==> inputs of run a <==
## DATAPATH_CON_PIPELINE
module DATAPATH_CON_PIPELINE(clk,reset,imem_addr,imem_rdata,dmem_addr,dmem_wdata,dmem_we,dmem_rdata);
input clk; 
input reset;
output [31:0] imem_addr;
input  [31:0] imem_rdata;
output [31:0] dmem_addr;
output [31:0] dmem_wdata;
output dmem_we;
input  [31:0] dmem_rdata;
wire [31:0] address_final; 
wire [31:0] Out_PC; 
wire [31:0] next_pc;
wire [31:0] Instruction; 
wire RegDst,Jump,MemtoReg,ALUsrc,RegWrite,Branch,BranchNe,ZeroExt; 
wire MemRead, MemWrite; 
wire [3:0] ALUOP;
wire [4:0] writereg;
wire [31:0] read_data1,read_data2;
wire [31:0] sign_extended;
wire [3:0] alucontrol;
wire [31:0] mux_alu;
wire [31:0] alu_result;
wire zero; 
wire [31:0] Jump_address;
wire [31:0] shift_left_branch;
wire [31:0] branch_pc;
wire [31:0] mux_branch_out;
wire [31:0] DM_mux;
wire [4:0] src_1_d_e,src_2_d_e;
wire [4:0] dest_d_e;
wire [31:0] reg1_d_e;
wire [31:0] reg2_d_e;
wire [31:0] imm_d_e;
wire branch_d_e,branchne_d_e;
wire MemtoReg_d_e,MemRead_d_e,MemWrite_d_e,RegWrite_d_e,ALUsrc_d_e;
wire [3:0] alucontrol_d_e;
wire [31:0] branch_pc_d_e;
wire [4:0] dest_e_m;
wire MemWrite_e_m,MemtoReg_e_m,RegWrite_e_m;
wire [31:0] alu_result_e_m,store_data_e_m;
wire [4:0] dest_m_w;
wire RegWrite_m_w;
wire [31:0] result_m_w;
wire [31:0] PC_F_D,inst_F_D;
wire [1:0] val1,val2;
wire hazard_detected;
wire [31:0] val_1_mux_forw,val_2_mux_forw;
wire branch_taken;
wire use_src1,use_src2;
assign imem_addr = Out_PC;
assign Instruction = imem_rdata;
PC #(32)call_pc(.clk(clk),.reset(reset),.en(~hazard_detected | branch_taken),.d(next_pc),.q(Out_PC));
adder_pc call_adder_pc(.pc(Out_PC),.pc_add(address_final));
mux2_1 call_mux2_1_jump(.a(Jump_address),.b(address_final),.sel(Jump),.out(mux_branch_out));
mux2_1 call_mux2_1_branch(.a(branch_pc_d_e),.b(mux_branch_out),.sel(branch_taken),.out(next_pc));
F_D call_F_D(.clk(clk),.rst(reset),.STALL(hazard_detected),.FLUSH(branch_taken | Jump),.PCIn(address_final),.instructionIn(Instruction),.PC(PC_F_D),.instruction(inst_F_D));
Register_File call_RF(.clk(clk),.readreg1(inst_F_D[25:21]),.readreg2(inst_F_D[20:16]),
  ...
clock: 3.83 ns
lec_check: 0
cap_margin: 20
cell_pad_in_sites_global_placement: 1
core_aspect_ratio: 1.05
core_margin: 2
core_utilization: 64
cts_cluster_diameter: 80
gpl_routability_driven: 1
max_routing_layer: met4
min_routing_layer: met1
place_density_lb_addon: 0.06
setup_slack_margin: 1.0
slew_margin: 20
run.sh (not shown) runs the stock make flow with config.mk's settings and CLKGATE_MAP_FILE=.
==> run b: changes against run a <==
Settings changed: CELL_PAD_IN_SITES_GLOBAL_PLACEMENT 1 to default, CORE_ASPECT_RATIO 1.05 to default, CORE_UTILIZATION 64 to 72, CTS_CLUSTER_DIAMETER 80 to default, GPL_ROUTABILITY_DRIVEN 1 to default, MAX_ROUTING_LAYER met4 to default, MIN_ROUTING_LAYER met1 to default, PLACE_DENSITY_LB_ADDON 0.06 to default, SETUP_SLACK_MARGIN 1.0 to default.
==> flow/constraint.sdc (replaced) <==
create_clock -name core_clock -period 3.18 [get_ports {clk}]
set_input_delay 0.6360 -clock core_clock [delete_from_list [all_inputs] [get_ports {clk}]]
set_output_delay 0.6360 -clock core_clock [all_outputs]
set_load 0.01 [all_outputs]
==> run c: changes against run a <==
Settings changed: CAP_MARGIN 20 to 15, CELL_PAD_IN_SITES_GLOBAL_PLACEMENT 1 to 3, CORE_ASPECT_RATIO 1.05 to 1.26, CORE_MARGIN 2 to 4, CORE_UTILIZATION 64 to 50, CTS_CLUSTER_DIAMETER 80 to default, CTS_CLUSTER_SIZE from default to 17, GPL_ROUTABILITY_DRIVEN 1 to 0, HOLD_SLACK_MARGIN from default to 0.18, MIN_ROUTING_LAYER met1 to met2, PLACE_DENSITY_LB_ADDON 0.06 to 0.3, SETUP_SLACK_MARGIN 1.0 to default.
==> flow/constraint.sdc (replaced) <==
create_clock -name core_clock -period 7.69 [get_ports {clk}]
set_input_delay 1.5380 -clock core_clock [delete_from_list [all_inputs] [get_ports {clk}]]
set_output_delay 1.5380 -clock core_clock [all_outputs]
set_load 0.01 [all_outputs]
==> results <==
Against run a, the first-iteration DRC count of run c is larger by 68%. Of run a and run c, run c has the higher register-to-register slack (gap 1700 ps). Against run a, the core utilization of run c is lower by 21 points. Between run a and run b, the lower die area is in run b (gap about 12%, measured against run b). In run a the clock power is higher than in run c, by 110%. Fmax: run c is smaller than run a (32%). Global-route usage: run c is lower than run a (0.23 points). Between run c and run a, the lower combinational power is in run c (gap about 60%, measured against run a). Against run c, the clock skew of run a is lower by 17 ps. Of run a and run c, run c has the higher hold slack (gap 10 ps). Run c finished with timing, DRC and antenna clean. Run a produced a layout that fails on setup timing. Run b ended with an error in 4_1_cts with DPL-0033.
==> figures <==
| metric | run a | run c | run b |
|---|---|---|---|
| Run status | failed layout checks | finished clean | aborted with a tool error |
| Stage where the flow stopped | - | - | 4_1_cts |
| Reasons for failing layout checks | setup timing | - | - |
| Worst hold margin | 445 ps | 455 ps | - |
| Fill cell total of the finished layout | 5539 | 10300 | - |
| Data-path buffer share of cell area in the final layout | 9.13% | 3.42% | - |
| Number of global-route vias before repair | 49200 | 62300 | - |
| Worst flop-to-flop path startpoint | call_mem_wb.dest_out[4] | call_mem_wb.dest_out[4] | - |
| Detailed-route via count | 49500 | 56700 | - |
| Aggregate negative setup slack | -198570 ps | 0 ps | - |
| Number of tap cells added at floorplan | 1342 | 1736 | - |
| Number of post-CTS setup repair buffers | 4 | 0 | - |
| Overall routing resource usage | 47.5% | 47.3% | - |
| Time the worst path needs with I/O delays and setup | 4800 ps | 7010 ps | - |
| Crit path launch | call_mem_wb.dest_out[4] | call_mem_wb.dest_out[4] | - |
| Final worst setup slack | -969 ps | 683 ps | - |
| Power Internal | 0.0269 W | 0.0129 W | - |
| Layer carrying the most global-route usage | met2 | met3 | - |
| Placed standard-cell area | 73900 um^2 | 69800 um^2 | 74300 um^2 |
| Met2 Wirelength | 111000 um | 105000 um | - |
| Portion of total power attributed to combinational logic | 16.7% | 13.7% | - |
| Total global routing overflow | 0 | 0 | - |
| Clock net sink count | 1338 | 1338 | - |
| Power attributed to sequential cells | 0.0162 W | 0.00819 W | - |
Power figures rest on the tool's default switching activity, not on a simulated workload.
